`flow/design.v`:
```
module alu (
  input [32-1:0] a, b, 
  input [6-1:0] s,
  output [32-1:0] y,
  output zero );
  assign y = s==6'b100000 ? a+b:
  			 s==6'b100010 ? a-b:
             s==6'b100100 ? a & b:
             s==6'b100101 ? a | b:
             s==6'b100110 ? a ^ b:
             s==6'b100111 ? ~ (a | b):
  			 s==6'b100001 ? a+b:
			 b;
  assign zero = (y == 32'b0);
endmodule
module rfile (
 input clk,
 input [5-1:0] a1, a2, a3,
 output [32-1:0] rd1, rd2,
 input [32-1:0] wd3,
 input we3);
	reg [32-1:0] rf[0:32-1];
	assign rd1 = |a1 == 0 ? 0: rf[a1];
	assign rd2 = |a2 == 0 ? 0: rf[a2];
	always @(posedge clk) 
		if(we3) rf[a3] <= wd3;
endmodule
module mipse(
input clk, rst_n,
input [32-1:0] instr,
input [32-1:0] readdata,
output reg [32-1:0] pc, 
output [32-1:0] aluresult,
output [32-1:0] writedata,
output memwrite);
wire [32-1:0] srca, srcb, result;
wire [6-1:0] opcode;
wire [5-1:0] shamt;
wire [6-1:0] func;
wire [5-1:0] rs, rd, rt, writereg;
wire [6-1:0] com;
wire [32-1:0] signimm;
wire [32-1:0] unsignimm;
wire [32-1:0] pcplus4;
wire regwrite;
wire sw_op, beq_op, bne_op, addi_op, lw_op, j_op, jal_op, jr_op, alu_op;
wire ori_op, lui_op;
wire slt_op, slti_op, sltiu_op;
wire zero;
wire addiu_op, sltu_op, bltz_op, bgez_op, blez_op, sll_op, movz_op, movz_en;
assign {opcode, rs, rt, rd, shamt, func} = instr;
assign signimm = {{16{instr[15]}},instr[15:0]};
assign unsignimm = {16'b0,instr[15:0]};
assign sw_op = (opcode == 6'b101011);
assign lw_op = (opcode == 6'b100011);
assign alu_op = (opcode == 6'b000000) & (func[5:3] == 3'b100);
assign addi_op = (opcode == 6'b001000);
assign addiu_op = (opcode == 6'b001001);
assign slti_op = (opcode == 6'b001010);
assign sltiu_op = (opcode == 6'b001011);
assign ori_op = (opcode == 6'b001101);
assign lui_op = (opcode == 6'b001111);
assign beq_op = (opcode == 6'b000100);
assign bne_op = (opcode == 6'b000101);
assign j_op = (opcode == 6'b000010);
assign jal_op = (opcode == 6'b000011);
assign jr_op = (opcode == 6'b000000) & (func == 6'b001000);
assign slt_op = (opcode == 6'b000000) & (func == 6'b101010);
assign sltu_op = (opcode == 6'b000000) & (func == 6'b101001);
assign memwrite = sw_op;
assign bltz_op = (opcode == 6'b000001) & (rt == 5'b00000);
assign bgez_op = (opcode == 6'b000001) & (rt == 5'b00001);
assign blez_op = (opcode == 6'b000110);
assign sll_op = (opcode == 6'b000000) & (func == 6'b000000);
assign movz_op = (opcode == 6'b000000) & (func == 6'b010000);
assign srcb = (addi_op | lw_op | sw_op | slti_op) ? signimm : 
				lui_op ? {instr[15:0], 16'b0}:
				(ori_op | addiu_op | sltiu_op) ? unsignimm : 
								writedata;
assign com = (addi_op | addiu_op | lw_op | sw_op) ? 6'b100000: 
			ori_op ? 6'b100101:
			lui_op ? 6'b000001:
			(beq_op | bne_op | slt_op | sltu_op | slti_op | sltiu_op ) ? 6'b100010: func;
assign movz_en = movz_op & (writedata == 0);
assign result = slt_op | sltu_op | slti_op | sltiu_op ? {31'b0,aluresult[31]} :
		movz_en ?  srca:
		sll_op ? (writedata << shamt) :
		jal_op ? pcplus4:
		lw_op  ? readdata :
		aluresult;
assign regwrite = lw_op | alu_op | addi_op | addiu_op | jal_op | slt_op | sltu_op | slti_op | sltiu_op | sll_op | movz_en | ori_op | lui_op;
assign writereg = jal_op ? 5'b11111: alu_op | slt_op | sltu_op | sll_op | movz_en ? rd : rt;
alu alu_1(.a(srca), .b(srcb), .s(com), .y(aluresult), .zero(zero));
rfile rfile_1(.clk(clk), .rd1(srca), .a1(rs), .rd2(writedata), .a2(rt), 
	.wd3(result), .a3(writereg), .we3(regwrite));
assign pcplus4 = pc+4;
always @(posedge clk or negedge rst_n) 
begin 
   if(!rst_n) pc <= 0;
   else if (j_op | jal_op) 
   	 pc	<= {pc[31:28],instr[25:0],2'b0};
   else if (jr_op) 
   	 pc	<= srca;
   else if ((beq_op & zero) | (bne_op & !zero))
     pc <= pcplus4 +{signimm[29:0],2'b0} ;
	else if ((bltz_op & (srca < 0)) | (blez_op & (srca <= 0)) | (bgez_op & (srca > 0)))
     pc <= pcplus4 +{signimm[29:0],2'b0} ;
   else 
     pc <= pcplus4;
end
endmodule
```
`flow/run.sh`:
```
#!/bin/bash
# the make line also repeats each setting of config.mk as NAME=value (left out here)
make -C /OpenROAD-flow-scripts/flow DESIGN_CONFIG=/design/flow/config.mk WORK_HOME=/design/flow/orfs CLKGATE_MAP_FILE= finish
```
`flow/config.mk`:
```
export PLATFORM = sky130hd
export DESIGN_NAME = mipse
export DESIGN_NICKNAME = mipse
export VERILOG_FILES = /design/flow/design.v
export SDC_FILE = /design/flow/constraint.sdc
export NUM_CORES = 4
export LEC_CHECK = 0
export CAP_MARGIN = 20
export CORE_MARGIN = 2
export CORE_UTILIZATION = 40
export SETUP_SLACK_MARGIN = 0.52
export SLEW_MARGIN = 20
```
`flow/constraint.sdc`:
```
create_clock -name core_clock -period 9.97 [get_ports {clk}]
set_input_delay 1.9940 -clock core_clock [delete_from_list [all_inputs] [get_ports {clk}]]
set_output_delay 1.9940 -clock core_clock [all_outputs]
set_load 0.01 [all_outputs]
```
==> changes_impl.md, run 1 <==
### Metrics

* Status: finished clean
* Adder and majority gate portion of the synthesized area at 1.812%
* Largest driver fanout on the critical path at 16
* Maximum resistive drop on vdd at 0.1568 mV
* Area growth from synthesis to layout at 20.66%
* Finished Core Util at 48.61%
* PwrDens at 187.7 nW/µm²
* Cell Rows at 143
* Clock-pin transition on the worst setup and hold timing paths at approximately 0.060 ns
* Register-to-Register Path Depth at 32
* Clock Path Buffers at 3
* Most frequently used flop master after synthesis: sky130_fd_sc_hd__edfxtp_1
* Count leader, synth: sky130_fd_sc_hd__edfxtp_1
* Die outline area at 156100 µm²
* Hold Fails Final Rpt at 0
* Worst setup path class: input port to output port
* CP peak stage delay at between 0.5 and 0.6 ns
* Post-CTS Hold Buffers at 0
* CTS H-Tree Depth at 3
* Area fraction in compound gates after synthesis at 11.38%
* Number of synthesized flops with an enable pin at 1024
* Biggest combinational cell group after synthesis: multiplexers
* Worst path top cell family by delay: AND-OR/OR-AND gates
* Biggest consumer: registers
* Switching power total at 4519 µW
* Top cells by count, synth: 1024 x sky130_fd_sc_hd__edfxtp_1, 431 x sky130_fd_sc_hd__mux4_2, 334 x sky130_fd_sc_hd__mux2i_1
* CTS tree: done
* Post-synthesis share of cell area spent on and, or, nand and nor gates at 8.026%
* Internal reg-to-reg setup slack at about 2.3 ns
* Post-synthesis average cell area at around 13 µm²
* Buffer and inverter count on the worst path at 11
* Synth area leader: sky130_fd_sc_hd__edfxtp_1
* Post-Synthesis Cells at 4546
* Clk pwr share at 30.9%
* Worst hold path endpoint: pc[30]
* Sequential-cell power consumption at around 5400 µW
* Comb. pwr at 4160 µW
* Switching power as a share of total power at about a third
* GRT Total Usage at between 30 and 40%
* Final worst clock skew at 0.05801 ns
* Kind of path behind the tightest hold check: flip-flop to flip-flop
* Residual overflow from global routing at 0
* Top area cell types: sky130_fd_sc_hd__edfxtp_1 50%, sky130_fd_sc_hd__mux4_2 16%, sky130_fd_sc_hd__mux2i_1 5.5%
* Capturing element type of the critical path: output port
* Post-route clock period utilization at 95.06%
* Start point of the critical path: instr[16]
* Global-route wire length before repair at 359.9 mm
* Proportion of synthesized chip area in sequential cells at 51.56%
* RSZ-0062 raised after global routing: true
* Total number of nets in the final design at 5301
* Xor/xnor share of the synthesized area at 1.532%
* Leak Pwr at 0.02604 µW
* Worst reg2reg startpoint: rfile_1.rf[11][0]
* Comb power frac at approximately 30%
* Power in the clock group at 4280 µW
* Endpoint of the lowest-slack register-to-register path: pc[26]
* Routed via count divided by cell count at 6.643
* Remaining routing DRC violations at 0
* Pre-CTS setup slack at 0.04658 ns
* CP Launch Type: input port
* Distinct cell type count of the synthesized netlist at 112
* Internal power summed over all cells at 9339 µW
* Antenna violation net count after detailed routing at 0
* Worst hold start: pc[30]
* Post-synthesis async set-or-reset flop share at 3.030%
* Fmax at 105.5 MHz
* Largest net degree at the start of global routing at 47
* Worst slew margin at 27.37%
* Tool warnings at 52
* Cell count listed in synth_stat.txt at 4546
* Setup slack of the critical path after layout at 0.4921 ns
* Die span in x at 395.1 µm
* Core footprint at 151900 µm²
* Worst EP arrival at 7.48 ns
* Port-buffer cells at 162
* CTS root buffer: sky130_fd_sc_hd__clkbuf_16
* Init Core Util at around 40%
* Crit. path cell count at 27
* Global placer's final weighted congestion at 1.046
* Count of final setup violators at 0
* Top area contributor share at between 50% and 60%
* Master of the slowest instance on the critical path: sky130_fd_sc_hd__clkdlybuf4s50_1
* WL/cell at 35.92 µm
* Max-slew violation count at 0
* Yosys chip area at approximately 61000 µm²
* Max-cap viol count at 0
* Synth Net Count at 4700
* Required time of the critical path at ~8.0 ns
* Seq cells post-synth at 1056
* Yosys warning tally at 2
* Initial antenna violation count at 9
* Number of buffers created by CTS at approximately 110
* Final period demand of the worst path at 9.478 ns
* # IOs at 163
* Post-detail-place hpwl at around 180 mm
* Number of cells traversed by the worst hold path at 2
* Die height at 395.1 µm
* Clock Sink Count at 1056
* Least-Margin Pin Slew at approximately 1.1 ns
* Final TNS setup at 0 ns
* Router iterations before antenna repair at 6
* Clock insertion delay at the later pin of the skew report at 0.79 ns
* Via count of the first global-routing pass at around 47k
* DR vias at 48.33k
* Power share of the sequential group at 39.1%
* DR iter-0 viols at ~7.5k
* Critical path endpoint: aluresult[31]
* Post-Syn Area at 61190 µm²
* Detailed Route WL at 261.4 mm
* Mux share of post-synthesis cell area at 22.27%
what timing repair did:
action	4_1_cts	5_1_grt
setup buffers	10	19
pin swaps	9	11
setup endpoints to repair	18	18
resized	67	56
cloned	4	1
routing by layer:
layer	GRT usage, %	vias to the layer above	wire length (µm)
met5	0	-	7
met4	18.07	2	16910
met2	51.93	3456	120300
met1	41.36	24570	94300
met3	7.542	752	29840
li1	-	19550	-
per-stage QoR:
step	area, µm²	power [µW]	hold slack, ns	cells
global route	73830	14280	0.6277	7275
global placement	69140	9446	0.5902	7032
finish	73830	13860	0.6087	7276
CTS	73450	13750	0.5908	7253
detailed placement	69150	9470	0.5750	7032
floorplan	61290	7641	0.5530	4546
layout make-up:
type,count,area (µm²)
clock buffers,130,2806
well taps,2030,2540
repair buffers,798,7113
diodes,3,7.507
inverters,129,496.7
flip-flops and latches,1056,31550
clock inverters,77,932.1
multi-input cells,3053,28390
fillers,13120,78070
==> run 2: changes to the inputs <==
- ABC_AREA: default -> 1
- CORE_ASPECT_RATIO: default -> 1.44
- CORE_UTILIZATION: 40 -> 72
- CTS_CLUSTER_DIAMETER: default -> 242
- CTS_CLUSTER_SIZE: default -> 10
- PLACE_DENSITY: default -> 0.41
- SETUP_SLACK_MARGIN: 0.52 -> 2.33
- TNS_END_PERCENT: default -> 10
- clock period: 9.97 -> 8.02 ns (I/O delays scaled with it)
==> run 2 against run 1 <==
- die size decreased by 39%
- synthesized area rose by 9.5%
- the run now fails in 5_1_grt
- synthesized cell count is 88% higher
==> changes_impl.md, run 2 <==
## Implementation

* Status: aborted with a tool error
* Step where the flow halted: 5_1_grt
* Error that stopped the run: [ERROR GRT-0116] Global routing finished with congestion. Check the congestion regions in the DRC Viewer.
* Core footprint at 92550 µm²
* Top area cell types: sky130_fd_sc_hd__edfxtp_1 46%, sky130_fd_sc_hd__nand2_1 14%, sky130_fd_sc_hd__o21ai_0 6.6%
* Distinct cell type count of the synthesized netlist at 71
* Area fraction in compound gates after synthesis at 15.48%
* Seq cells post-synth at 1056
* Post-detail-place hpwl at between 150 and 200 mm
* Pre-CTS setup slack at slightly above 0.08 ns
* Most frequently used flop master after synthesis: sky130_fd_sc_hd__edfxtp_1
* Yosys chip area at 67020 µm²
* Number of buffers created by CTS at 115
* Die span in x at 258.2 µm
* CTS root buffer: sky130_fd_sc_hd__clkbuf_16
* Post-synthesis average cell area at 7.830 µm²
* Post-CTS Hold Buffers at 0
* Global placer's final weighted congestion at approximately 1.4
* Yosys warning tally at 2
* Top area contributor share at 45.88%
* Die outline area at 95580 µm²
* CTS H-Tree Depth at 3
* Top cells by count, synth: 2455 x sky130_fd_sc_hd__nand2_1, 1024 x sky130_fd_sc_hd__edfxtp_1, 888 x sky130_fd_sc_hd__o21ai_0
* Biggest combinational cell group after synthesis: simple AND/OR/NAND/NOR gates
* Clock Path Buffers at 3
* Xor/xnor share of the synthesized area at 0.8102%
* GRT Total Usage at 77.11%
* Cell area reported after detailed placement at approximately 70000 µm²
* Die height at 370.1 µm
* # IOs at 163
* Init Core Util at 72.42%
* Port-buffer cells at 162
* Cell count listed in synth_stat.txt at between 8k and 9k
* Count leader, synth: sky130_fd_sc_hd__nand2_1
* Mux share of post-synthesis cell area at 0.1344%
* Cell Rows at ~130
* Post-Synthesis Cells at 8559
* Post-synthesis async set-or-reset flop share at 3.030%
* Residual overflow from global routing at 170
* Post-synthesis share of cell area spent on and, or, nand and nor gates at 26.33%
* Adder and majority gate portion of the synthesized area at 1.654%
* Number of synthesized flops with an enable pin at between 1k and 1.5k
* Clock Sink Count at 1056
* Synth Net Count at 8713
* Proportion of synthesized chip area in sequential cells at 47.08%
* Post-Syn Area at 67020 µm²
* Synth area leader: sky130_fd_sc_hd__edfxtp_1
## run 2: stage by stage
stage               std cells  hold slack (ns)  power, µW
floorplan                8559           0.5322       9487
global placement         9808           0.5183      11210
detailed placement       9808           0.5181      11300
CTS                     10270           0.5319      16730
## run 2: per-layer routing
metal,overflow,GRT usage (%)
met3,4,64.37
met1,5,76.73
met4,75,73.32
met2,86,92.56
met5,0,41.72
## run 2: timing repair
action,in CTS
cloned,52
pin swaps,275
endpoints found under the setup margin,2101
resized,889
setup buffers,274
==> run 3: changes to the inputs <==
- ABC_AREA: 1 -> default
- CORE_ASPECT_RATIO: 1.44 -> default
- CORE_UTILIZATION: 72 -> 58
- CTS_CLUSTER_DIAMETER: 242 -> default
- CTS_CLUSTER_SIZE: 10 -> default
- PLACE_DENSITY: 0.41 -> default
- PLACE_DENSITY_LB_ADDON: default -> 0.06
- SETUP_SLACK_MARGIN: 2.33 -> 1.59
- TNS_END_PERCENT: 10 -> default
- clock period: 8.02 -> 5.54 ns (I/O delays scaled with it)
==> run 3 against run 2 <==
- the layout now fails its checks (negative setup slack)
- die size grew 13%
- synthesized area shrank 8.7%
- synthesized cell count fell by 47%
==> changes_impl.md, run 3 <==
### Metrics

* Switching power as a share of total power at 33.36%
* Worst EP arrival at a little under 8 ns
* Endpoint of the lowest-slack register-to-register path: pc[25]
* Capturing element type of the critical path: flip-flop
* Setup slack of the critical path after layout at -1.619 ns
* Post-synthesis share of cell area spent on and, or, nand and nor gates at 8.026%
* Post-detail-place hpwl at 189.6 mm
* Largest driver fanout on the critical path at 7
* WL/cell at 39.52 µm
* Top cells by count, synth: 1024 x sky130_fd_sc_hd__edfxtp_1, 431 x sky130_fd_sc_hd__mux4_2, 334 x sky130_fd_sc_hd__mux2i_1
* Internal reg-to-reg setup slack at -1.57 ns
* GR met3 Demand/Resource at between 10% and 20%
* Post-synthesis average cell area at 13.46 µm²
* Synth area leader: sky130_fd_sc_hd__edfxtp_1
* Synth Net Count at 4700
* GRT Total Usage at about half
* Initial antenna violation count at 14
* Top area cell types: sky130_fd_sc_hd__edfxtp_1 50%, sky130_fd_sc_hd__mux4_2 16%, sky130_fd_sc_hd__mux2i_1 5.5%
* Count leader, synth: sky130_fd_sc_hd__edfxtp_1
* Yosys chip area at ~61000 µm²
* Hold Fails Final Rpt at 0
* Post-Syn Area at 61190 µm²
* Global-route wire length before repair at 390.5 mm
* Met2 demand-to-capacity share in global routing at around 77%
* Final period demand of the worst path at roughly 7.2 ns
* Core footprint at between 100000 and 150000 µm²
* Leak Pwr at 0.03081 µW
* Clk pwr share at 27.2%
* Router iterations before antenna repair at 9
* Antenna violation net count after detailed routing at 0
* Most utilized layer in the global route result: met2
* Start point of the critical path: instr[16]
* Init Core Util at 58.29%
* Finished Core Util at 78.67%
* Area growth from synthesis to layout at 34.95%
* Max-slew violation count at 0
* Total number of nets in the final design at 6090
* Die height at ~330 µm
* Tool warnings at ~53
* Final TNS setup at -1116.18 ns
* Remaining routing DRC violations at 0
* DR vias at 56.55k
* # IOs at 163
* Biggest consumer: combinational logic
* Status: finished with violations
* Final cell area excluding filler cells at 82580 µm²
* Post-CTS Hold Buffers at 0
* Master of the slowest instance on the critical path: sky130_fd_sc_hd__mux4_2
* CTS tree: done
* Comb power frac at between 30% and 40%
* Port-buffer cells at about 160
* Critical path endpoint: pc[25]
* Flop area at approximately 32000 µm²
* FILL cells at ~6.0k
* Worst slew margin at 15.13%
* Worst setup path class: input port to flip-flop
* Register-to-Register Path Depth at 29
* Required time of the critical path at 6.18 ns
* Detailed Route WL at 293.4 mm
* CP Launch Type: input port
* Most frequent cell on the critical path: sky130_fd_sc_hd__buf_6
* Kind of path behind the tightest hold check: input port to asynchronous set/reset pin
* Overall Power at 26890 µW
* Routed via count divided by cell count at around 7.6
* Least-Margin Pin Slew at 1.257 ns
* Die outline area at 108100 µm²
* Power share of the sequential group at 36.1%
* CTS H-Tree Depth at 3
* Worst path top cell family by delay: simple AND/OR/NAND/NOR gates
* Most frequently used flop master after synthesis: sky130_fd_sc_hd__edfxtp_1
* RSZ-0062 raised after global routing: true
* Met1 track demand over resource in global routing at roughly three fifths
* Largest net degree at the start of global routing at 59
* Xor/xnor share of the synthesized area at 1.532%
* Cell count listed in synth_stat.txt at 4546
* Crit. path cell count at 30
* Mux share of post-synthesis cell area at 22.27%
* Clock-pin transition on the worst setup and hold timing paths at 0.08 ns
* Pre-CTS setup slack at -2.781 ns
* Worst reg2reg startpoint: rfile_1.rf[15][0]
* Maximum resistive drop on vdd at 0.4588 mV
* Area fraction in compound gates after synthesis at 11.38%
* Proportion of synthesized chip area in sequential cells at between 50% and 60%
* Residual overflow from global routing at 0
* Cell area reported after detailed placement at 74530 µm²
* DR iter-0 viols at just over 10k
* Yosys warning tally at 2
* Clock Path Buffers at 3
* Sequential-cell power consumption at 9710 µW
* Max-cap viol count at 0
* Biggest combinational cell group after synthesis: multiplexers
* Cell Rows at roughly 120
* Buffer and inverter count on the worst path at 5
* Adder and majority gate portion of the synthesized area at 1.812%
* Seq cells post-synth at 1056
* Via count of the first global-routing pass at about 54k
* Clock insertion delay at the later pin of the skew report at ~0.75 ns
* Power in the clock group at 7310 µW
* Reasons for failing layout checks: negative setup slack
* Combinational gate area at between 30000 and 40000 µm²
* Post-route clock period utilization at 129.2%
* Post-Synthesis Cells at 4546
* Global placer's final weighted congestion at 1.056
* Comb. pwr at 9870 µW
* Switching power total at 8969 µW
* Count of final setup violators at just under 2k
* PwrDens at between 300 and 400 nW/µm²
* CP peak stage delay at around 0.54 ns
* Die span in x at 328.8 µm
* CTS root buffer: sky130_fd_sc_hd__clkbuf_16
* Clock Sink Count at roughly 1.1k
* Number of synthesized flops with an enable pin at just over 1k
* Distinct cell type count of the synthesized netlist at 112
* Top area contributor share at approximately half
* Internal power summed over all cells at roughly 18000 µW
* Final worst clock skew at 0.05819 ns
* Number of buffers created by CTS at 106
* Post-synthesis async set-or-reset flop share at 3.030%
* Fmax at 139.7 MHz
[run 3: cell type report]
class                      instances  area share, %
clock inverter                    66         0.7924
antenna                            7        0.02121
inverter                         129         0.5909
multi-input combinational       3057          36.34
timing repair buffer            1586          18.61
tap                             1391          2.108
clock buffer                     132          3.330
sequential                      1056          38.21
[run 3: metal layers]
metal  part of all wire [%]  wire length, µm
met3                     16            47770
met2                     43           124700
met1                     30            88760
met5                  0.023               67
met4                     11            32100
[run 3: stage by stage]
step / std cells / hold slack (ns)
floorplan: 4546 / 0.5530
global placement: 7015 / 0.5153
detailed placement: 7015 / 0.5308
CTS: 7324 / 0.5194
global route: 7418 / 0.5702
finish: 7424 / 0.5365
[run 3: what timing repair did]
action / CTS / global route
gates resized: 391 / 234
setup buffers: 94 / 76
pin swaps: 112 / 71
setup endpoints to repair: 2143 / 2143
cloned: 17 / 17
==> run 4: changes to the inputs <==
- ABC_AREA: default -> 0
- CAP_MARGIN: 20 -> 25
- CELL_PAD_IN_SITES_DETAIL_PLACEMENT: default -> 0
- CORE_ASPECT_RATIO: default -> 0.71
- CORE_UTILIZATION: 58 -> 60
- CTS_CLUSTER_DIAMETER: default -> 360
- GPL_ROUTABILITY_DRIVEN: default -> 1
- GPL_TIMING_DRIVEN: default -> 1
- PLACE_DENSITY_LB_ADDON: 0.06 -> 0.0
- SETUP_SLACK_MARGIN: 1.59 -> 1.55
- SLEW_MARGIN: 20 -> 35
- TNS_END_PERCENT: default -> 5
- clock period: 5.54 -> 5.57 ns (I/O delays scaled with it)
==> run 4 against run 3 <==
- die size down 3.3%
- synthesized area unchanged
- synthesized cell count stayed put
- the flow now stops in 5_1_grt
==> changes_impl.md, run 4 <==
## Implementation

* Status: aborted with a tool error
* Xor/xnor share of the synthesized area at 1.532%
* CTS H-Tree Depth at 3
* Post-Synthesis Cells at 4546
* Die height at 273.1 µm
* Biggest combinational cell group after synthesis: multiplexers
* Die span in x at 383.0 µm
* Post-Syn Area at 61190 µm²
* Die outline area at around 100000 µm²
* Port-buffer cells at around 160
* Clock Sink Count at around 1.1k
* Adder and majority gate portion of the synthesized area at 1.812%
* Init Core Util at 60.64%
* Number of synthesized flops with an enable pin at slightly above 1k
* Post-CTS Hold Buffers at 0
* Distinct cell type count of the synthesized netlist at 112
* Step where the flow halted: 5_1_grt
* Top area contributor share at 50.25%
* Mux share of post-synthesis cell area at 22.27%
* Post-synthesis average cell area at 13.46 µm²
* Post-synthesis async set-or-reset flop share at under 10%
* Seq cells post-synth at 1056
* Proportion of synthesized chip area in sequential cells at about half
* Most frequently used flop master after synthesis: sky130_fd_sc_hd__edfxtp_1
* Clock Path Buffers at 3
* Top area cell types: sky130_fd_sc_hd__edfxtp_1 50%, sky130_fd_sc_hd__mux4_2 16%, sky130_fd_sc_hd__mux2i_1 5.5%
* Top cells by count, synth: 1024 x sky130_fd_sc_hd__edfxtp_1, 431 x sky130_fd_sc_hd__mux4_2, 334 x sky130_fd_sc_hd__mux2i_1
* Cell count listed in synth_stat.txt at 4546
* Global placer's final weighted congestion at 1.124
* Cell area reported after detailed placement at 74600 µm²
* Yosys chip area at 61190 µm²
* Cell Rows at 98
* DP Cell Count at 7017
* Synth Net Count at 4700
* Count leader, synth: sky130_fd_sc_hd__edfxtp_1
* Area fraction in compound gates after synthesis at between 10% and 20%
* CTS root buffer: sky130_fd_sc_hd__clkbuf_16
* Synth area leader: sky130_fd_sc_hd__edfxtp_1
* Post-synthesis share of cell area spent on and, or, nand and nor gates at 8.026%
* # IOs at around 160
* Core footprint at 100900 µm²
* Yosys warning tally at 2
* Number of buffers created by CTS at 96
* Post-detail-place hpwl at 207.8 mm
## run 4: per-stage QoR
step / total power [µW] / utilization [%] / setup WS [ns] / hold slack [ns] / TNS (ns)
2_1_floorplan: 13720 / - / -2.593 / 0.5530 / -4194.63
4_1_cts: 25650 / 79.72 / -1.603 / 0.5552 / -1050.80
3_5_place_dp: 18200 / 73.92 / -2.870 / 0.5402 / -3068.94
3_3_place_gp: 18080 / 73.91 / -2.764 / 0.5397 / -2849.05
## run 4: timing repair
action	CTS
endpoints found under the setup margin	2143
endpoints found under the hold margin	0
buffers inserted	95
pin swaps	98
resized	463
gates cloned	14
==> run 5: changes to the inputs <==
- ABC_AREA: 0 -> default
- CAP_MARGIN: 25 -> 20
- CELL_PAD_IN_SITES_DETAIL_PLACEMENT: 0 -> default
- CORE_ASPECT_RATIO: 0.71 -> default
- CORE_UTILIZATION: 60 -> 15
- CTS_CLUSTER_DIAMETER: 360 -> default
- GPL_ROUTABILITY_DRIVEN: 1 -> default
- GPL_TIMING_DRIVEN: 1 -> default
- PLACE_DENSITY_LB_ADDON: 0.0 -> default
- SETUP_SLACK_MARGIN: 1.55 -> default
- SLEW_MARGIN: 35 -> 20
- TNS_END_PERCENT: 5 -> default
- clock period: 5.57 -> 15.0 ns (I/O delays scaled with it)
==> run 5 against run 4 <==
- now clean on timing, DRC and antenna
- synthesized cell count stayed put
- die size increased to 3.9 times the previous value
- synthesized area stayed put
==> changes_impl.md, run 5 <==
### Metrics

* Worst EP arrival at approximately 11 ns
* Number of synthesized flops with an enable pin at 1024
* Setup bufs post-CTS at 0
* # IOs at between 150 and 200
* CTS root buffer: sky130_fd_sc_hd__clkbuf_16
* Required time of the critical path at 12.00 ns
* Clk pwr share at 30.1%
* Residual overflow from global routing at 0
* Kind of path behind the tightest hold check: flip-flop to flip-flop
* Switching power as a share of total power at 33.76%
* WL/cell at 26.28 µm
* Biggest combinational cell group after synthesis: multiplexers
* Start point of the critical path: instr[18]
* Antenna violation net count after detailed routing at 0
* Max-slew violation count at 0
* Count of final setup violators at 0
* GRT Total Usage at 12.40%
* Cell Rows at 234
* Power share of the sequential group at 40.8%
* Yosys chip area at 61190 µm²
* Top area cell types: sky130_fd_sc_hd__edfxtp_1 50%, sky130_fd_sc_hd__mux4_2 16%, sky130_fd_sc_hd__mux2i_1 5.5%
* Post-detail-place hpwl at 185.9 mm
* Post-synthesis average cell area at 13.46 µm²
* DR iter-0 viols at 7631
* Endpoint of the lowest-slack register-to-register path: pc[23]
* Hold Fails Final Rpt at 0
* Worst slew margin at 13.37%
* Area fraction in compound gates after synthesis at 11.38%
* Adder and majority gate portion of the synthesized area at 1.812%
* Combinational gate area at 28100 µm²
* Final worst clock skew at 0.06311 ns
* Post-Synthesis Cells at 4546
* Global placer's final weighted congestion at 0.9921
* Post-synthesis share of cell area spent on and, or, nand and nor gates at ~8%
* Max-cap viol count at 0
* Worst hold path endpoint: pc[30]
* Crit-path cells: buf_4 -> buf_12 -> nand2_1 -> nor2_1 -> nor3_1 -> a211oi_2 -> a32o_1 -> inv_1 -> ha_1 -> inv_1 -> nor4_1 -> a31oi_1 -> o211ai_1 -> a21oi_1 -> o211a_1 -> a211oi_1 -> o21ai_1 -> o21a_1 -> o211ai_1 -> xor2_1 -> a21oi_1 -> inv_1 -> clkdlybuf4s50_1
* CP peak stage delay at 0.96 ns
* Port-buffer cells at 162
* Cell count listed in synth_stat.txt at 4546
* Switching power total at approximately 3000 µW
* Capturing element type of the critical path: output port
* Die height at 642.7 µm
* Pre-CTS setup slack at 1.736 ns
* Finished Core Util at between 10% and 20%
* Sequential-cell power consumption at between 3000 and 4000 µW
* Critical path endpoint: aluresult[31]
* Worst path top cell family by delay: AND-OR/OR-AND gates
* Clock Sink Count at 1056
* Most frequent cell on the critical path: sky130_fd_sc_hd__inv_1
* Clock insertion delay at the later pin of the skew report at around 0.78 ns
* Worst reg2reg startpoint: rfile_1.rf[9][1]
* Status: finished clean
* Die span in x at 642.7 µm
* Leak Pwr at 0.02347 µW
* Crit. path cell count at 23
* CTS H-Tree Depth at 3
* Post-Syn Area at a little over 60000 µm²
* Internal reg-to-reg setup slack at 5.85 ns
* Fmax at 73.86 MHz
* Core footprint at 406100 µm²
* Internal power summed over all cells at slightly below 6000 µW
* Initial antenna violation count at 27
* Comb. pwr at around 2600 µW
* Power in the clock group at 2670 µW
* Global-route wire length before repair at approximately 360 mm
* Xor/xnor share of the synthesized area at approximately 1.5%
* Flop area at 31550 µm²
* Total number of nets in the final design at 4882
* Top cells by count, synth: 1024 x sky130_fd_sc_hd__edfxtp_1, 431 x sky130_fd_sc_hd__mux4_2, 334 x sky130_fd_sc_hd__mux2i_1
* Via count of the first global-routing pass at approximately 44k
* Register-to-Register Path Depth at 26
* Buffer and inverter count on the worst path at 6
* Distinct cell type count of the synthesized netlist at about 110
* Master of the slowest instance on the critical path: sky130_fd_sc_hd__a211oi_2
* Router iterations before antenna repair at 9
* Comb power frac at 29.0%
* Tool warnings at 52
* Setup slack of the critical path after layout at 1.462 ns
* Remaining routing DRC violations at 0
* Number of buffers created by CTS at 106
* Final worst hold slack at 0.6009 ns
* Least-Margin Pin Slew at 1.297 ns
* Largest driver fanout on the critical path at approximately 77
* Routed via count divided by cell count at approximately 4.5
* Clock-pin transition on the worst setup and hold timing paths at 0.06 ns
* Post-route clock period utilization at about nine tenths
* Synth Net Count at around 4.7k
* Post-CTS Hold Buffers at 0
* Largest net degree at the start of global routing at 78
* Top area contributor share at 50.25%
* Yosys warning tally at 2
* Die outline area at 413100 µm²
* RSZ-0062 raised after global routing: false
* Maximum resistive drop on vdd at 0.1028 mV
* Final period demand of the worst path at 13.54 ns
* FILL cells at about 44k
* Synth area leader: sky130_fd_sc_hd__edfxtp_1
* CP Launch Type: input port
* Proportion of synthesized chip area in sequential cells at about half
* Number of cells traversed by the worst hold path at 2
* Init Core Util at approximately 15%
* Area growth from synthesis to layout at 20.38%
* Worst hold start: pc[30]
* Resize count post-CTS at 0
* Most frequently used flop master after synthesis: sky130_fd_sc_hd__edfxtp_1
* Detailed Route WL at 269.5 mm
* Final TNS setup at 0 ns
* Biggest consumer: registers
* Mux share of post-synthesis cell area at 22.27%
* CTS tree: done
* Worst setup path class: input port to output port
* Overall Power at 8851 µW
* Seq cells post-synth at 1056
* Clock Path Buffers at 3
* PwrDens at about 120 nW/µm²
* Post-synthesis async set-or-reset flop share at 3.030%
* DR vias at 46.63k
* Count leader, synth: sky130_fd_sc_hd__edfxtp_1
-- run 5: metal layers --
layer | GRT usage, % | up-vias | share of wire [%]
li1 | - | 18750 | -
met1 | 15.19 | 23900 | 37
met2 | 20.25 | 3335 | 46
met3 | 2.755 | 645 | 11
met4 | 6.684 | 4 | 6.1
met5 | 0 | - | 0.0085
-- run 5: through the flow --
stage               cell area, µm²  std cells
CTS                          73610      10250
detailed placement           70200      10050
global placement             70180      10050
global route                 73660      10250
finish                       73660      10260
floorplan                    61190       4546
-- run 5: area by class of cell --
| class | instances | area share [%] |
|---|---|---|
| repair buffers | 382 | 4.496 |
| diodes | 7 | 0.02378 |
| inverters | 129 | 0.6590 |
| well taps | 5428 | 9.220 |
| multi-input cells | 3053 | 38.15 |
| clock inverters | 81 | 0.9257 |
| flip-flops and latches | 1056 | 42.83 |
| clock buffers | 119 | 3.696 |
==> run 6: changes to the inputs <==
- CELL_PAD_IN_SITES_DETAIL_PLACEMENT: default -> 1
- CELL_PAD_IN_SITES_GLOBAL_PLACEMENT: default -> 0
- CORE_ASPECT_RATIO: default -> 0.72
- CORE_UTILIZATION: 15 -> 38
- clock period: 15.0 -> 8.11 ns (I/O delays scaled with it)
==> run 6 against run 5 <==
- now fails the layout checks on negative setup slack
- hold slack worse by 0.022 ns
- register-to-register slack worse by 4.9 ns
- via count rose by 13%
- count of clock-buffer cells in the layout rose by 1
- sequential power up 84%
- wire length increased by 11%
- clock power rose by 89%
- critical path type unchanged
- critical endpoint unchanged
- largest cell class unchanged
==> changes_impl.md, run 6 <==
### Metrics

* Top cells by count, synth: 1024 x sky130_fd_sc_hd__edfxtp_1, 431 x sky130_fd_sc_hd__mux4_2, 334 x sky130_fd_sc_hd__mux2i_1
* Top area contributor share at between 50% and 60%
* Least-Margin Pin Slew at 1.262 ns
* Master of the slowest instance on the critical path: sky130_fd_sc_hd__nand4_1
* Hold Fails Final Rpt at 0
* Final period demand of the worst path at 8.299 ns
* Tool warnings at 53
* Synth area leader: sky130_fd_sc_hd__edfxtp_1
* Final worst clock skew at between 0.02 and 0.03 ns
* Largest driver fanout on the critical path at 6
* Endpoint of the lowest-slack register-to-register path: pc[10]
* Initial antenna violation count at 13
* CTS H-Tree Depth at 3
* Status: finished with violations
* RSZ-0062 raised after global routing: true
* Final worst hold slack at 0.5785 ns
* Yosys chip area at approximately 60000 µm²
* Yosys warning tally at 2
* Clock-pin transition on the worst setup and hold timing paths at 0.06 ns
* Most frequently used flop master after synthesis: sky130_fd_sc_hd__edfxtp_1
* Register-to-Register Path Depth at 30
* Buffer and inverter count on the worst path at 8
* Antenna violation net count after detailed routing at 0
* CTS tree: done
* Critical path endpoint: aluresult[31]
* Xor/xnor share of the synthesized area at 1.532%
* Area growth from synthesis to layout at 29.48%
* Post-route clock period utilization at 102.3%
* Global-route wire length before repair at 409.1 mm
* Start point of the critical path: instr[16]
* Distinct cell type count of the synthesized netlist at ~110
* Worst setup path class: input port to output port
* Cell count listed in synth_stat.txt at 4546
* Post-synthesis average cell area at 13.46 µm²
* Sequential-cell power consumption at 6650 µW
* Cell Rows at 124
* Die span in x at ~480 µm
* Maximum resistive drop on vdd at 0.2184 mV
* Setup slack of the critical path after layout at -0.1889 ns
* Kind of path behind the tightest hold check: flip-flop to flip-flop
* Comb. pwr at 6300 µW
* Crit. path cell count at 25
* Power in the clock group at 5050 µW
* Switching power as a share of total power at 33.59%
* Die height at ~340 µm
* Count leader, synth: sky130_fd_sc_hd__edfxtp_1
* Post-Syn Area at 61190 µm²
* Internal power summed over all cells at 11950 µW
* Proportion of synthesized chip area in sequential cells at between 50% and 60%
* Worst reg2reg startpoint: rfile_1.rf[6][8]
* Overall Power at approximately 18000 µW
* Routed via count divided by cell count at between 6 and 7
* Global placer's final weighted congestion at 1.049
* Reasons for failing layout checks: negative setup slack
* GRT Total Usage at between 30% and 40%
* Power share of the sequential group at 36.9%
* Top area cell types: sky130_fd_sc_hd__edfxtp_1 50%, sky130_fd_sc_hd__mux4_2 16%, sky130_fd_sc_hd__mux2i_1 5.5%
* Clock Sink Count at 1056
* Max-cap viol count at 0
* Post-synthesis async set-or-reset flop share at 3.030%
* Worst path top cell family by delay: AND-OR/OR-AND gates
* Worst EP arrival at 6.68 ns
* Internal reg-to-reg setup slack at 0.97 ns
* Seq cells post-synth at 1056
* Total number of nets in the final design at 5796
* Router iterations before antenna repair at 6
* Remaining routing DRC violations at 0
* Largest net degree at the start of global routing at 43
* Residual overflow from global routing at 0
* Synth Net Count at 4700
* Clock Path Buffers at 3
* Worst slew margin at 15.85%
* Number of buffers created by CTS at a little over 100
* Detailed Route WL at 298.9 mm
* Adder and majority gate portion of the synthesized area at 1.812%
* Count of final setup violators at 10
* Capturing element type of the critical path: output port
* Comb power frac at 35.0%
* Clk pwr share at between 20% and 30%
* Clock insertion delay at the later pin of the skew report at 0.72 ns
* # IOs at about 160
* Switching power total at 6046 µW
* Worst hold path endpoint: pc[30]
* Worst hold start: pc[30]
* Init Core Util at about two fifths
* Core footprint at around 160000 µm²
* Required time of the critical path at roughly 6.5 ns
* WL/cell at 37.97 µm
* DR vias at 52.72k
* Leak Pwr at about 0.029 µW
* Biggest combinational cell group after synthesis: multiplexers
* PwrDens at 227.2 nW/µm²
* DR iter-0 viols at about 9.5k
* Number of cells traversed by the worst hold path at 2
* Post-detail-place hpwl at 215.9 mm
* Fmax at 120.5 MHz
* Most frequent cell on the critical path: sky130_fd_sc_hd__buf_4
* Post-synthesis share of cell area spent on and, or, nand and nor gates at 8.026%
* Area fraction in compound gates after synthesis at a little under an eighth
* Via count of the first global-routing pass at 51.76k
* Mux share of post-synthesis cell area at 22.27%
* Die outline area at 164300 µm²
* CP peak stage delay at 0.62 ns
* Biggest consumer: registers
* CP Launch Type: input port
* CTS root buffer: sky130_fd_sc_hd__clkbuf_16
* Post-Synthesis Cells at 4546
* Number of synthesized flops with an enable pin at 1024
* Port-buffer cells at 162
* Max-slew violation count at 0
## run 6: metrics by stage
stage                     util, %  setup TNS [ns]  instances  setup slack, ns  cell area (µm²)
after floorplan                 -          -15.93       4546          -0.5608            61810
after global placement      46.51         -113.25       7626          -0.9106            74110
after detailed placement    46.51         -138.28       7626          -0.9778            74110
after CTS                   49.26         -0.6557       7838          -0.1866            78490
after global routing        49.72         -0.5801       7869          -0.1543            79220
final                       49.72         -0.7728       7872          -0.1889            79230
## run 6: area by class of cell
type | count | area, µm²
fill | 16070 | 80110
sequential | 1056 | 31550
multi-input combinational | 3053 | 28940
timing repair buffer | 1301 | 12130
tap | 2142 | 2680
clock buffer | 120 | 2641
clock inverter | 67 | 787.0
inverter | 129 | 488.0
antenna | 4 | 10.01
## run 6: routing by layer
metal	global-route usage, %	wire [µm]	vias up	part of all wire (%)
met3	13.88	47280	744	16
met5	0	117	-	0.039
met1	49.61	116900	27170	39
met2	49.25	122100	4233	41
met4	12.97	12510	16	4.2
li1	-	-	20560	-
## run 6: timing repair
| action | CTS | global route |
|---|---|---|
| gates resized | 164 | 144 |
| endpoints found under the setup margin | 71 | 26 |
| cloned | 6 | 2 |
| pin swaps | 35 | 62 |
| hold endpoints to repair | 0 | 0 |
| hold buffers | 0 | 0 |
| setup buffers | 19 | 28 |
==> run 7: changes to the inputs <==
- CELL_PAD_IN_SITES_DETAIL_PLACEMENT: 1 -> default
- CELL_PAD_IN_SITES_GLOBAL_PLACEMENT: 0 -> default
- CORE_ASPECT_RATIO: 0.72 -> default
- CORE_UTILIZATION: 38 -> 57
- PLACE_DENSITY: default -> 0.39
- clock period: 8.11 -> 5.62 ns (I/O delays scaled with it)
==> run 7 against run 6 <==
- still fails the layout checks on negative setup slack
- die size is 33% lower
- utilization rose by 27 points
- sequential share of layout area shrank 1.1 points
- register-to-register slack worse by 2.6 ns
- largest cell class unchanged
- non-clock buffer count grew 246
==> changes_impl.md, run 7 <==
### Metrics

* Via count of the first global-routing pass at around 53k
* Tool warnings at 55
* Routed via count divided by cell count at between 7 and 8
* Sequential-cell power consumption at 9600 µW
* Initial antenna violation count at 12
* Most frequent cell on the critical path: sky130_fd_sc_hd__buf_4
* RSZ-0062 raised after global routing: true
* Top area cell types: sky130_fd_sc_hd__edfxtp_1 50%, sky130_fd_sc_hd__mux4_2 16%, sky130_fd_sc_hd__mux2i_1 5.5%
* Cell Rows at ~120
* Area fraction in compound gates after synthesis at 11.38%
* Clock insertion delay at the later pin of the skew report at around 0.73 ns
* Clock-pin transition on the worst setup and hold timing paths at 0.07 ns
* Remaining routing DRC violations at 0
* Final TNS setup at -1234.37 ns
* Worst reg2reg startpoint: rfile_1.rf[7][10]
* Internal power summed over all cells at 17700 µW
* Yosys warning tally at 2
* Residual overflow from global routing at 0
* Clock Sink Count at around 1.1k
* DR iter-0 viols at approximately 9.9k
* Post-synthesis async set-or-reset flop share at around 3.0%
* Internal reg-to-reg setup slack at -1.59 ns
* Power share of the sequential group at 36.4%
* Switching power total at 8662 µW
* Synth area leader: sky130_fd_sc_hd__edfxtp_1
* Power in the clock group at 7330 µW
* Clock Path Buffers at 3
* Post-Synthesis Cells at 4546
* Post-Syn Area at 61190 µm²
* Buffer and inverter count on the worst path at 21
* CTS root buffer: sky130_fd_sc_hd__clkbuf_16
* Worst EP arrival at approximately 8.1 ns
* Crit. path cell count at 37
* Worst setup path class: input port to flip-flop
* CP peak stage delay at 0.56 ns
* Most frequently used flop master after synthesis: sky130_fd_sc_hd__edfxtp_1
* GRT Total Usage at 51.17%
* Master of the slowest instance on the critical path: sky130_fd_sc_hd__or4_4
* Max-slew violation count at 0
* Total number of nets in the final design at 6050
* Largest net degree at the start of global routing at about 43
* Final period demand of the worst path at 7.533 ns
* Post-detail-place hpwl at 189.7 mm
* Port-buffer cells at between 150 and 200
* Comb power frac at 35.8%
* Switching power as a share of total power at 32.85%
* Global placer's final weighted congestion at 1.058
* Area growth from synthesis to layout at 33.22%
* DP Cell Count at 7021
* Xor/xnor share of the synthesized area at 1.532%
* Distinct cell type count of the synthesized netlist at ~110
* Least-Margin Pin Slew at 1.133 ns
* Endpoint of the lowest-slack register-to-register path: pc[9]
* Pre-CTS setup slack at -2.871 ns
* Worst slew margin at 23.64%
* CTS tree: done
* Register-to-Register Path Depth at 34
* Final worst clock skew at 0.05213 ns
* Init Core Util at 57.32%
* Max-cap viol count at 0
* Yosys chip area at between 60000 and 70000 µm²
* Maximum resistive drop on vdd at 0.3752 mV
* FILL cells at 6406
* Hold Fails Final Rpt at 0
* Flop area at 31550 µm²
* Required time of the critical path at just over 6 ns
* # IOs at roughly 160
* Router iterations before antenna repair at 6
* Die outline area at 110000 µm²
* DR vias at 55.18k
* Post-synthesis average cell area at 13.46 µm²
* Post-CTS Hold Buffers at 0
* WL/cell at 39.11 µm
* CP Launch Type: input port
* Leak Pwr at 0.03045 µW
* Cell count listed in synth_stat.txt at 4546
* Kind of path behind the tightest hold check: input port to asynchronous set/reset pin
* Detailed Route WL at 289.2 mm
* Top area contributor share at 50.25%
* Mux share of post-synthesis cell area at roughly 22%
* Die height at 331.6 µm
* Reasons for failing layout checks: negative setup slack
* Count of final setup violators at about 2.0k
* Adder and majority gate portion of the synthesized area at 1.812%
* Finished Core Util at 76.36%
* Proportion of synthesized chip area in sequential cells at 51.56%
* PwrDens at approximately 320 nW/µm²
* Start point of the critical path: instr[16]
* Combinational gate area at between 20000 and 30000 µm²
* Clk pwr share at 27.8%
* Setup slack of the critical path after layout at -1.913 ns
* CTS H-Tree Depth at 3
* Synth Net Count at 4700
* Post-route clock period utilization at 134.0%
* Biggest combinational cell group after synthesis: multiplexers
* Post-synthesis share of cell area spent on and, or, nand and nor gates at 8.026%
* Capturing element type of the critical path: flip-flop
* Antenna violation net count after detailed routing at 0
* Fmax at between 100 and 150 MHz
* Die span in x at roughly 330 µm
* Final worst hold slack at 0.5227 ns
* Number of buffers created by CTS at 105
* Count leader, synth: sky130_fd_sc_hd__edfxtp_1
* Comb. pwr at 9440 µW
* Critical path endpoint: pc[9]
* Number of synthesized flops with an enable pin at 1024
* Top cells by count, synth: 1024 x sky130_fd_sc_hd__edfxtp_1, 431 x sky130_fd_sc_hd__mux4_2, 334 x sky130_fd_sc_hd__mux2i_1
* Core footprint at between 100000 and 150000 µm²
* Largest driver fanout on the critical path at 7
* Status: finished with violations
* Seq cells post-synth at approximately 1.1k
* Global-route wire length before repair at 396.0 mm
* Worst path top cell family by delay: buffers and inverters
* Biggest consumer: registers
* Final non-filler cell total at approximately 7.4k
run 7: per-stage QoR:
stage | total power (µW) | cell area [µm²]
after floorplan | 13640 | 61710
after detailed placement | 17840 | 74260
after global routing | 26920 | 81490
final | 26370 | 81510
after global placement | 17780 | 74260
after CTS | 25530 | 80330
run 7: final cells by class:
class,instances,area share [%]
diodes,8,0.02456
clock buffers,120,3.319
clock inverters,73,0.9670
inverters,129,0.6002
multi-input cells,3057,36.24
flip-flops and latches,1056,38.71
well taps,1403,2.154
repair buffers,1547,17.99
run 7: what timing repair did:
item,4_1_cts,5_1_grt
pin swaps,100,72
gates cloned,20,9
setup buffers,93,61
setup endpoints to repair,2115,2014
resized,400,127
run 7: per-layer routing:
layer	GRT usage [%]	routed length, µm
met3	18.13	44930
met4	41.92	30920
met5	0.1303	90
met2	75.73	123900
met1	60.46	89310
==> run 8: changes to the inputs <==
- CORE_UTILIZATION: 57 -> 69
- CTS_CLUSTER_SIZE: default -> 43
- PLACE_DENSITY: 0.39 -> default
- PLACE_DENSITY_LB_ADDON: default -> 0.06
- SETUP_SLACK_MARGIN: default -> 1.59
- clock period: 5.62 -> 7.9 ns (I/O delays scaled with it)
==> run 8 against run 7 <==
- the run now fails in 5_1_grt
- die size fell by 17%
- synthesized area did not move
- synthesized cell count stayed put
==> changes_impl.md, run 8 <==
## Implementation

* Post-synthesis share of cell area spent on and, or, nand and nor gates at 8.026%
* Post-Synthesis Cells at ~4.5k
* Clock Path Buffers at 3
* Residual overflow from global routing at 2504
* Number of synthesized flops with an enable pin at between 1k and 1.5k
* GRT Total Usage at 95.45%
* CTS H-Tree Depth at 3
* Init Core Util at 69.45%
* Die height at 301.8 µm
* Distinct cell type count of the synthesized netlist at ~110
* Synth area leader: sky130_fd_sc_hd__edfxtp_1
* CTS root buffer: sky130_fd_sc_hd__clkbuf_16
* Top cells by count, synth: 1024 x sky130_fd_sc_hd__edfxtp_1, 431 x sky130_fd_sc_hd__mux4_2, 334 x sky130_fd_sc_hd__mux2i_1
* Number of buffers created by CTS at a little over 100
* Die outline area at 91080 µm²
* Port-buffer cells at about 160
* Post-detail-place hpwl at 208.4 mm
* Global placer's final weighted congestion at 1.149
* Post-synthesis async set-or-reset flop share at around 3.0%
* Area fraction in compound gates after synthesis at 11.38%
* Core footprint at just under 90000 µm²
* Die span in x at approximately 300 µm
* Post-synthesis average cell area at between 10 and 15 µm²
* DP Cell Count at roughly 6.6k
* Cell count listed in synth_stat.txt at about 4.5k
* Status: aborted with a tool error
* Yosys chip area at 61190 µm²
* Proportion of synthesized chip area in sequential cells at 51.56%
* Most frequently used flop master after synthesis: sky130_fd_sc_hd__edfxtp_1
* # IOs at 163
* Step where the flow halted: 5_1_grt
* Top area cell types: sky130_fd_sc_hd__edfxtp_1 50%, sky130_fd_sc_hd__mux4_2 16%, sky130_fd_sc_hd__mux2i_1 5.5%
* Post-Syn Area at 61190 µm²
* Biggest combinational cell group after synthesis: multiplexers
* Seq cells post-synth at 1056
* Count leader, synth: sky130_fd_sc_hd__edfxtp_1
* Mux share of post-synthesis cell area at 22.27%
* Clock Sink Count at 1056
* Error that stopped the run: [ERROR GRT-0116] Global routing finished with congestion. Check the congestion regions in the DRC Viewer.
* Top area contributor share at 50.25%
* Synth Net Count at 4700
* Cell area reported after detailed placement at 72450 µm²
* Xor/xnor share of the synthesized area at 1.532%
* Yosys warning tally at 2
* Adder and majority gate portion of the synthesized area at 1.812%
* Cell Rows at 109
## run 8: timing repair
item / 4_1_cts
hold endpoints to repair: 0
buffers inserted: 93
hold buffers: 0
gates cloned: 13
setup endpoints to repair: 2124
gates resized: 441
pin swaps: 103
## run 8: routing by layer
layer	GRT overflow	global-route usage [%]
met1	227	93.22
met2	1303	104.1
met3	255	89.15
met4	672	96.55
met5	47	76.55
## run 8: metrics by stage
stage / util (%) / setup slack, ns / power (µW) / setup TNS [ns] / hold slack, ns
3_3_place_gp: 82.23 / -0.6489 / 12160 / -39.37 / 0.5518
4_1_cts: 88.83 / 0.03204 / 17940 / 0 / 0.5685
3_5_place_dp: 82.23 / -0.9181 / 12370 / -188.56 / 0.5512
2_1_floorplan: - / -0.7288 / 9711 / -351.73 / 0.5530
==> run 9: changes to the inputs <==
- ABC_AREA: default -> 0
- CAP_MARGIN: 20 -> 40
- CORE_UTILIZATION: 69 -> 30
- CTS_CLUSTER_DIAMETER: default -> 44
- CTS_CLUSTER_SIZE: 43 -> 42
- MAX_ROUTING_LAYER: default -> met4
- PLACE_DENSITY_LB_ADDON: 0.06 -> default
- SETUP_SLACK_MARGIN: 1.59 -> default
- SLEW_MARGIN: 20 -> 15
- clock period: 7.9 -> 12.6 ns (I/O delays scaled with it)
==> run 9 against run 8 <==
- the run now finishes clean
- die size rose by 130%
- synthesized cell count unchanged
- synthesized area unchanged
==> changes_impl.md, run 9 <==
### Metrics

* Resize count post-CTS at 0
* Clock Sink Count at roughly 1.1k
* Number of buffers created by CTS at ~120
* Comb. pwr at 3030 µW
* Initial antenna violation count at 15
* Least-Margin Pin Slew at 1.022 ns
* Sequential-cell power consumption at about 4300 µW
* Buffer and inverter count on the worst path at 4
* Area growth from synthesis to layout at 17.86%
* Crit-path cells: clkdlybuf4s50_1 -> or3b_2 -> a21oi_1 -> buf_4 -> a21oi_1 -> nand4_1 -> nand2_1 -> ha_1 -> a31oi_1 -> or2_1 -> nand3_1 -> nand4_1 -> o21ai_0 -> buf_4 -> a31oi_1 -> o21ai_1 -> a311o_1 -> a21o_1 -> xnor2_1 -> a211oi_1 -> clkdlybuf4s50_1
* Maximum resistive drop on vdd at 0.1193 mV
* Final worst hold slack at 0.6135 ns
* Kind of path behind the tightest hold check: flip-flop to flip-flop
* Biggest combinational cell group after synthesis: multiplexers
* Worst hold path endpoint: pc[1]
* Routed via count divided by cell count at 6.231
* Count leader, synth: sky130_fd_sc_hd__edfxtp_1
* DR iter-0 viols at 7668
* GRT Total Usage at between 20% and 30%
* Switching power total at 3675 µW
* WL/cell at 34.28 µm
* Largest driver fanout on the critical path at 20
* Router iterations before antenna repair at 6
* Global-route wire length before repair at 361.2 mm
* Remaining routing DRC violations at 0
* Final period demand of the worst path at 11.90 ns
* Endpoint of the lowest-slack register-to-register path: pc[10]
* Post-synthesis average cell area at 13.46 µm²
* Top cells by count, synth: 1024 x sky130_fd_sc_hd__edfxtp_1, 431 x sky130_fd_sc_hd__mux4_2, 334 x sky130_fd_sc_hd__mux2i_1
* Worst hold start: pc[1]
* Clock insertion delay at the later pin of the skew report at 0.78 ns
* Clock-pin transition on the worst setup and hold timing paths at 0.06 ns
* Antenna violation net count after detailed routing at 0
* Clock Path Buffers at 3
* Max-slew violation count at 0
* Top area contributor share at 50.25%
* CTS tree: done
* Status: finished clean
* Worst reg2reg startpoint: rfile_1.rf[15][0]
* Start point of the critical path: instr[26]
* Fmax at 84.02 MHz
* Xor/xnor share of the synthesized area at 1.532%
* DR vias at between 40k and 50k
* Top area cell types: sky130_fd_sc_hd__edfxtp_1 50%, sky130_fd_sc_hd__mux4_2 16%, sky130_fd_sc_hd__mux2i_1 5.5%
* Biggest consumer: registers
* Residual overflow from global routing at 0
* Total number of nets in the final design at 4991
* Number of synthesized flops with an enable pin at ~1k
* Post-CTS Hold Buffers at 0
* Cell Rows at 165
* Post-synthesis share of cell area spent on and, or, nand and nor gates at between 8 and 9%
* Crit. path cell count at 21
* Mux share of post-synthesis cell area at 22.27%
* # IOs at approximately 160
* Critical path endpoint: aluresult[27]
* Seq cells post-synth at approximately 1.1k
* Final worst clock skew at 0.06560 ns
* Internal power summed over all cells at 7234 µW
* Port-buffer cells at approximately 160
* Die outline area at 207600 µm²
* Core footprint at 202500 µm²
* Proportion of synthesized chip area in sequential cells at between 50% and 60%
* Via count of the first global-routing pass at ~46k
* Cell count listed in synth_stat.txt at about 4.5k
* Hold Fails Final Rpt at 0
* Post-synthesis async set-or-reset flop share at 3.030%
* Post-Synthesis Cells at 4546
* Final TNS setup at 0 ns
* Register-to-Register Path Depth at 29
* Clk pwr share at between 30% and 40%
* Synth Net Count at 4700
* Adder and majority gate portion of the synthesized area at between 1.5 and 2%
* CP peak stage delay at 0.77 ns
* Required time of the critical path at 10.08 ns
* CTS H-Tree Depth at 3
* Worst path top cell family by delay: AND-OR/OR-AND gates
* Most frequently used flop master after synthesis: sky130_fd_sc_hd__edfxtp_1
* Tool warnings at 50
* Area fraction in compound gates after synthesis at 11.38%
* Power share of the sequential group at 39.3%
* RSZ-0062 raised after global routing: false
* Internal reg-to-reg setup slack at around 4.3 ns
* Yosys chip area at 61190 µm²
* Largest net degree at the start of global routing at 92
* Max-cap viol count at 0
* Post-detail-place hpwl at 183.1 mm
* Master of the slowest instance on the critical path: sky130_fd_sc_hd__clkdlybuf4s50_1
* Init Core Util at 30.21%
* Global placer's final weighted congestion at 1.025
* Worst slew margin at 31.87%
* Setup bufs post-CTS at 0
* CP Launch Type: input port
* Post-route clock period utilization at 94.46%
* Comb power frac at approximately 28%
* Number of cells traversed by the worst hold path at 2
* Worst EP arrival at 9.38 ns
* Switching power as a share of total power at 33.69%
* Power in the clock group at 3590 µW
* CTS root buffer: sky130_fd_sc_hd__clkbuf_16
* Worst setup path class: input port to output port
* Count of final setup violators at 0
* Detailed Route WL at between 200 and 300 mm
* Distinct cell type count of the synthesized netlist at roughly 110
* Synth area leader: sky130_fd_sc_hd__edfxtp_1
* Die span in x at between 400 and 500 µm
* Yosys warning tally at 2
* Post-Syn Area at slightly above 60000 µm²
* PwrDens at 151.3 nW/µm²
* Leak Pwr at 0.02442 µW
* Die height at between 400 and 500 µm
* Capturing element type of the critical path: output port
## run 9: metrics by stage
stage	utilization, %	setup WS (ns)	cells	cell area, µm²	total power [µW]
6_report	35.61	0.6977	7633	72120	10910
3_3_place_gp	33.32	0.8254	7356	67490	7265
3_5_place_dp	33.55	0.8555	7386	67950	7299
5_1_grt	35.60	0.4901	7626	72100	11240
2_1_floorplan	-	1.150	4546	61190	6037
4_1_cts	35.56	0.8598	7610	72020	10850
## run 9: final cells by class
class                      count  area [µm²]
timing repair buffer         479        4577
fill                       19270      130400
clock inverter                94        1030
sequential                  1056       31550
multi-input combinational   3053       28040
antenna                       20       50.05
clock buffer                 130        3040
inverter                     129       485.5
tap                         2672        3343
## run 9: metal layers
layer / vias up / share of wire [%] / global-route usage, %
met5: - / 0 / -
met4: 0 / 6.0 / 12.84
met3: 727 / 11 / 5.817
met2: 3453 / 45 / 38.07
met1: 24370 / 37 / 31.38
li1: 19010 / - / -
==> run 10: changes to the inputs <==
- CAP_MARGIN: 40 -> 5
- CELL_PAD_IN_SITES_DETAIL_PLACEMENT: default -> 0
- CORE_ASPECT_RATIO: default -> 0.62
- CORE_UTILIZATION: 30 -> 68
- CTS_CLUSTER_DIAMETER: 44 -> 360
- CTS_CLUSTER_SIZE: 42 -> default
- GPL_ROUTABILITY_DRIVEN: default -> 1
- GPL_TIMING_DRIVEN: default -> 0
- MAX_ROUTING_LAYER: met4 -> default
- SETUP_SLACK_MARGIN: default -> 3.47
- TNS_END_PERCENT: default -> 5
- clock period: 12.6 -> 19.8 ns (I/O delays scaled with it)
==> run 10 against run 9 <==
- the flow now stops in 5_1_grt
- die size fell by 55%
- synthesized area is the same
- synthesized cell count stayed put
==> changes_impl.md, run 10 <==
## Implementation

* Biggest combinational cell group after synthesis: multiplexers
* Port-buffer cells at between 150 and 200
* Synth Net Count at ~4.7k
* Post-CTS Hold Buffers at 0
* Post-synthesis average cell area at between 10 and 15 µm²
* Distinct cell type count of the synthesized netlist at roughly 110
* Die span in x at 385.0 µm
* Post-Syn Area at 61190 µm²
* DP Cell Count at 5991
* Number of synthesized flops with an enable pin at 1024
* Adder and majority gate portion of the synthesized area at 1.812%
* Seq cells post-synth at around 1.1k
* Area fraction in compound gates after synthesis at 11.38%
* Error that stopped the run: [ERROR GRT-0116] Global routing finished with congestion. Check the congestion regions in the DRC Viewer.
* Cell count listed in synth_stat.txt at 4546
* Xor/xnor share of the synthesized area at between 1.5 and 2%
* Mux share of post-synthesis cell area at 22.27%
* Post-detail-place hpwl at 221.4 mm
* Top area contributor share at 50.25%
* GRT Total Usage at 73.34%
* Yosys warning tally at 2
* Yosys chip area at 61190 µm²
* Post-synthesis async set-or-reset flop share at under 10%
* Clock Sink Count at 1056
* Clock Path Buffers at 3
* Global placer's final weighted congestion at 1.154
* Top area cell types: sky130_fd_sc_hd__edfxtp_1 50%, sky130_fd_sc_hd__mux4_2 16%, sky130_fd_sc_hd__mux2i_1 5.5%
* Synth area leader: sky130_fd_sc_hd__edfxtp_1
* Post-synthesis share of cell area spent on and, or, nand and nor gates at 8.026%
* Number of buffers created by CTS at 94
* Cell Rows at roughly 86
* Die height at 240.2 µm
* CTS root buffer: sky130_fd_sc_hd__clkbuf_16
* Proportion of synthesized chip area in sequential cells at 51.56%
* Residual overflow from global routing at ~70
* Cell area reported after detailed placement at roughly 67000 µm²
* CTS H-Tree Depth at 3
* Die outline area at 92470 µm²
* Init Core Util at between 60 and 70%
* Most frequently used flop master after synthesis: sky130_fd_sc_hd__edfxtp_1
* Post-Synthesis Cells at 4546
* Top cells by count, synth: 1024 x sky130_fd_sc_hd__edfxtp_1, 431 x sky130_fd_sc_hd__mux4_2, 334 x sky130_fd_sc_hd__mux2i_1
* Status: aborted with a tool error
* # IOs at 163
* Core footprint at 88990 µm²
* Step where the flow halted: 5_1_grt
* Count leader, synth: sky130_fd_sc_hd__edfxtp_1
## run 10: metrics by stage
step           hold slack, ns  utilization (%)  setup WS (ns)
2_1_floorplan          0.5530                -          5.470
3_3_place_gp           0.5297            72.21         0.4880
3_5_place_dp           0.5606            75.27         0.4377
4_1_cts                0.5787            79.08          3.317
## run 10: repair_timing
action                     in CTS
setup endpoints to repair      32
setup buffers                   8
pin swaps                       3
resized                        89
## run 10: per-layer routing
metal,GRT overflow,global-route usage [%]
met4,31,57.19
met1,7,80.07
met3,9,65.00
met2,20,83.32
met5,3,40.05
==> run 11: changes to the inputs <==
- ABC_AREA: 0 -> default
- CAP_MARGIN: 5 -> 20
- CELL_PAD_IN_SITES_DETAIL_PLACEMENT: 0 -> default
- CORE_ASPECT_RATIO: 0.62 -> default
- CORE_UTILIZATION: 68 -> 61
- CTS_CLUSTER_DIAMETER: 360 -> 359
- CTS_CLUSTER_SIZE: default -> 51
- GPL_ROUTABILITY_DRIVEN: 1 -> default
- GPL_TIMING_DRIVEN: 0 -> default
- SETUP_SLACK_MARGIN: 3.47 -> -0.33
- SLEW_MARGIN: 15 -> 20
- TNS_END_PERCENT: 5 -> default
- clock period: 19.8 -> 5.86 ns (I/O delays scaled with it)
==> run 11 against run 10 <==
- the flow again stops in 5_1_grt
- synthesized cell count stayed put
- die size is 11% higher
- synthesized area stayed put
==> changes_impl.md, run 11 <==
## Implementation

* Die height at 320.7 µm
* Mux share of post-synthesis cell area at between 20% and 30%
* Xor/xnor share of the synthesized area at 1.532%
* Cell Rows at 116
* Distinct cell type count of the synthesized netlist at 112
* Cell area reported after detailed placement at 74110 µm²
* Yosys warning tally at 2
* Count leader, synth: sky130_fd_sc_hd__edfxtp_1
* Post-synthesis average cell area at 13.46 µm²
* Post-Synthesis Cells at around 4.5k
* Post-synthesis share of cell area spent on and, or, nand and nor gates at 8.026%
* Top area contributor share at 50.25%
* Top cells by count, synth: 1024 x sky130_fd_sc_hd__edfxtp_1, 431 x sky130_fd_sc_hd__mux4_2, 334 x sky130_fd_sc_hd__mux2i_1
* Area fraction in compound gates after synthesis at 11.38%
* Die span in x at about 320 µm
* CTS H-Tree Depth at 1
* Proportion of synthesized chip area in sequential cells at 51.56%
* Number of synthesized flops with an enable pin at between 1k and 1.5k
* Cell count listed in synth_stat.txt at 4546
* Post-detail-place hpwl at 206.0 mm
* Step where the flow halted: 5_1_grt
* Status: aborted with a tool error
* Most frequently used flop master after synthesis: sky130_fd_sc_hd__edfxtp_1
* Port-buffer cells at ~160
* Number of buffers created by CTS at 24
* Yosys chip area at between 60000 and 70000 µm²
* Top area cell types: sky130_fd_sc_hd__edfxtp_1 50%, sky130_fd_sc_hd__mux4_2 16%, sky130_fd_sc_hd__mux2i_1 5.5%
* Pre-CTS setup slack at -2.531 ns
* Seq cells post-synth at 1056
* CTS root buffer: sky130_fd_sc_hd__clkbuf_16
* Biggest combinational cell group after synthesis: multiplexers
* # IOs at around 160
* Post-CTS Hold Buffers at 0
* Post-synthesis async set-or-reset flop share at under 10%
* Clock Path Buffers at 3
* Init Core Util at 61.37%
* Core footprint at about 100000 µm²
* Synth area leader: sky130_fd_sc_hd__edfxtp_1
* Clock Sink Count at approximately 1.1k
* Global placer's final weighted congestion at 1.078
* Post-Syn Area at 61190 µm²
* Die outline area at 102900 µm²
* Error that stopped the run: [ERROR GRT-0229] Vertical edge usage exceeds the maximum allowed. (28, 26) usage=65535 limit=2200
* Synth Net Count at between 4k and 5k
* Adder and majority gate portion of the synthesized area at 1.812%
[run 11: through the flow]
stage / total power, µW / instances
after floorplan: 13080 / 4546
after global placement: 16960 / 6911
after detailed placement: 17100 / 6912
after CTS: 20400 / 7082
[run 11: repair_timing]
| action | in CTS |
|---|---|
| resized | 483 |
| buffers inserted | 138 |
| cloned | 18 |
| pin swaps | 125 |
| endpoints found under the hold margin | 0 |
| endpoints found under the setup margin | 1815 |
Power figures rest on the tool's default switching activity, not on a simulated workload.
